==> v4 <==
## ResonantLowPassFilter
module ResonantLowPassFilter(
    input clk,
    input signed [15:0] audio_in,
    input signed [15:0] cutoff,
    input signed [15:0] resonance,
    input signed [15:0] gain,
    input reset_n,
    output reg signed [15:0] filtered_audio
);
Settings: LEC_CHECK=0, CAP_MARGIN=0, CELL_PAD_IN_SITES_DETAIL_PLACEMENT=0, CELL_PAD_IN_SITES_GLOBAL_PLACEMENT=0, CORE_ASPECT_RATIO=0.88, CORE_MARGIN=2, CORE_UTILIZATION=72, CTS_CLUSTER_DIAMETER=104, CTS_CLUSTER_SIZE=35, GPL_ROUTABILITY_DRIVEN=1, GPL_TIMING_DRIVEN=1, HOLD_SLACK_MARGIN=-0.05, MAX_ROUTING_LAYER=met4, MIN_ROUTING_LAYER=met1, PLACE_DENSITY=0.35, SETUP_SLACK_MARGIN=0.81, SLEW_MARGIN=5; clock period 6.58 ns.
run.sh (not shown) runs the stock make flow with config.mk's settings and CLKGATE_MAP_FILE=.
==> v10: changes against v4 <==
==> flow/config.mk (replaced) <==
export PLATFORM = sky130hd
export DESIGN_NAME = ResonantLowPassFilter
export DESIGN_NICKNAME = ResonantLowPassFilter
export VERILOG_FILES = /design/flow/design.v
export SDC_FILE = /design/flow/constraint.sdc
export NUM_CORES = 4
export LEC_CHECK = 0
export ABC_AREA = 1
export CAP_MARGIN = 20
export CORE_ASPECT_RATIO = 0.71
export CORE_MARGIN = 2
export CORE_UTILIZATION = 72
export PLACE_DENSITY_LB_ADDON = 0.08
export SLEW_MARGIN = 20
==> flow/constraint.sdc (replaced) <==
create_clock -name core_clock -period 5.68 [get_ports {clk}]
set_input_delay 1.1360 -clock core_clock [delete_from_list [all_inputs] [get_ports {clk}]]
set_output_delay 1.1360 -clock core_clock [all_outputs]
set_load 0.01 [all_outputs]
==> results <==
v10 produced a layout that fails on setup timing. v4 ran to the end with no violations.
Against v4, the core utilization of v10 is higher by 2.1 points.
In v4 the synthesized cell count is lower than in v10, by 27%.
Between v10 and v4, the lower sequential share of layout area is in v10 (gap 1.2 points).
Against v4, the design area of v10 is larger by 12%.
Against v4, the worst hold slack of v10 is lower by 12 ps.

* * *

==> trial 56: inputs <==
==> flow/design.v <==
module ResonantLowPassFilter(
    input clk,
    input signed [15:0] audio_in,
    input signed [15:0] cutoff,
    input signed [15:0] resonance,
    input signed [15:0] gain,
    input reset_n,
    output reg signed [15:0] filtered_audio
);
    parameter [15:0] MAX_POS_VALUE = 16'h7FFF;
    parameter [15:0] MIN_NEG_VALUE = -16'h8000;
    reg signed [15:0] state;
    reg signed [15:0] feedback;
    reg signed [15:0] output_reg;
    reg signed [15:0] alpha;
    reg signed [15:0] beta;
    reg signed [15:0] gamma;
    wire signed [31:0] fb_prod  = $signed(state) * $signed(beta);
    wire signed [31:0] out_prod = $signed(state) * $signed(alpha);
    wire signed [16:0] fb_full  = fb_prod >>> 15;
    wire signed [16:0] out_full = out_prod >>> 15;
    wire signed [16:0] st_full  = $signed(audio_in) - $signed(feedback);
    wire signed [16:0] fa_full  = $signed(output_reg) + ($signed(gamma) >>> 1);
    function signed [15:0] sat17;
        input signed [16:0] v;
        begin
            if (v > $signed({MAX_POS_VALUE[15], MAX_POS_VALUE}))
                sat17 = $signed(MAX_POS_VALUE);
            else if (v < $signed({MIN_NEG_VALUE[15], MIN_NEG_VALUE}))
                sat17 = $signed(MIN_NEG_VALUE);
            else
                sat17 = v[15:0];
        end
    endfunction
    always @(posedge clk or negedge reset_n) begin
        if (!reset_n) begin
            state <= $signed(16'h0000);
            feedback <= $signed(16'h0000);
            output_reg <= $signed(16'h0000);
            alpha <= $signed(16'h0000);
            beta <= $signed(16'h0000);
            gamma <= $signed(16'h0000);
            filtered_audio <= $signed(16'h0000);
        end else begin
            alpha <= $signed(cutoff);
            beta <= $signed(resonance);
            gamma <= $signed(gain);
            feedback <= sat17(fb_full);
            state <= sat17(st_full);
            output_reg <= sat17(out_full);
            filtered_audio <= sat17(fa_full);  
        end
    end
endmodule
==> flow/run.sh <==
#!/bin/bash
# the make line also repeats each setting of config.mk as NAME=value (left out here)
make -C /OpenROAD-flow-scripts/flow DESIGN_CONFIG=/design/flow/config.mk WORK_HOME=/design/flow/orfs CLKGATE_MAP_FILE= finish
==> flow/config.mk <==
export PLATFORM = sky130hd
export DESIGN_NAME = ResonantLowPassFilter
export DESIGN_NICKNAME = ResonantLowPassFilter
export VERILOG_FILES = /design/flow/design.v
export SDC_FILE = /design/flow/constraint.sdc
export NUM_CORES = 4
export LEC_CHECK = 0
export CAP_MARGIN = 20
export CELL_PAD_IN_SITES_GLOBAL_PLACEMENT = 0
export CORE_MARGIN = 2
export CORE_UTILIZATION = 63
export CTS_CLUSTER_DIAMETER = 345
export CTS_CLUSTER_SIZE = 16
export HOLD_SLACK_MARGIN = -0.1
export PLACE_DENSITY = 0.42
export SETUP_SLACK_MARGIN = 0.05
export SLEW_MARGIN = 10
export TNS_END_PERCENT = 20
==> flow/constraint.sdc <==
create_clock -name core_clock -period 7.0 [get_ports {clk}]
set_input_delay 1.4000 -clock core_clock [delete_from_list [all_inputs] [get_ports {clk}]]
set_output_delay 1.4000 -clock core_clock [all_outputs]
set_load 0.01 [all_outputs]
==> trial 11: changes against trial 56 <==
==> flow/config.mk (replaced) <==
export PLATFORM = sky130hd
export DESIGN_NAME = ResonantLowPassFilter
export DESIGN_NICKNAME = ResonantLowPassFilter
export VERILOG_FILES = /design/flow/design.v
export SDC_FILE = /design/flow/constraint.sdc
export NUM_CORES = 4
export LEC_CHECK = 0
export CAP_MARGIN = 20
export CORE_MARGIN = 2
export CORE_UTILIZATION = 72
export PLACE_DENSITY = 0.95
export SLEW_MARGIN = 20
==> flow/constraint.sdc (replaced) <==
create_clock -name core_clock -period 5.72 [get_ports {clk}]
set_input_delay 1.1440 -clock core_clock [delete_from_list [all_inputs] [get_ports {clk}]]
set_output_delay 1.1440 -clock core_clock [all_outputs]
set_load 0.01 [all_outputs]
==> build 96: changes against trial 56 <==
==> flow/config.mk (replaced) <==
export PLATFORM = sky130hd
export DESIGN_NAME = ResonantLowPassFilter
export DESIGN_NICKNAME = ResonantLowPassFilter
export VERILOG_FILES = /design/flow/design.v
export SDC_FILE = /design/flow/constraint.sdc
export NUM_CORES = 4
export LEC_CHECK = 0
export ABC_AREA = 1
export CAP_MARGIN = 20
export CELL_PAD_IN_SITES_DETAIL_PLACEMENT = 2
export CORE_MARGIN = 10
export CORE_UTILIZATION = 34
export CTS_CLUSTER_SIZE = 51
export GPL_ROUTABILITY_DRIVEN = 0
export MIN_ROUTING_LAYER = met2
export PLACE_DENSITY_LB_ADDON = 0.02
export SLEW_MARGIN = 20
export TNS_END_PERCENT = 15
==> out/qor.yml <==
status: "finished with violations"
failed_checks: "negative setup slack"
clock_latency_ps: 420
seq_area_share_pct: 9.95
worstSetupEndpoint: "output_reg[13]"
worstSetupStartpoint: "alpha[5]"
fin_ws_ps: -1800
die_h_um: 185
drtIter0Drc: 4510
finalSetupViolCount: 32
antenna_found_initial: 6
-- figures above: trial 11

==> out/qor.yml <==
fin_ws_ps: 421
worstSetupStartpoint: "state[15]"
status: "timing/DRC/antenna clean"
drtIter0Drc: 849
clock_latency_ps: 420
finalSetupViolCount: 0
-- figures above: trial 56

==> out/qor.yml <==
antenna_found_initial: 0
die_h_um: 297
status: "timing/DRC/antenna clean"
clock_latency_ps: 430
drtIter0Drc: 3020
worstSetupStartpoint: "state[14]"
seq_area_share_pct: 9.75
-- figures above: build 96

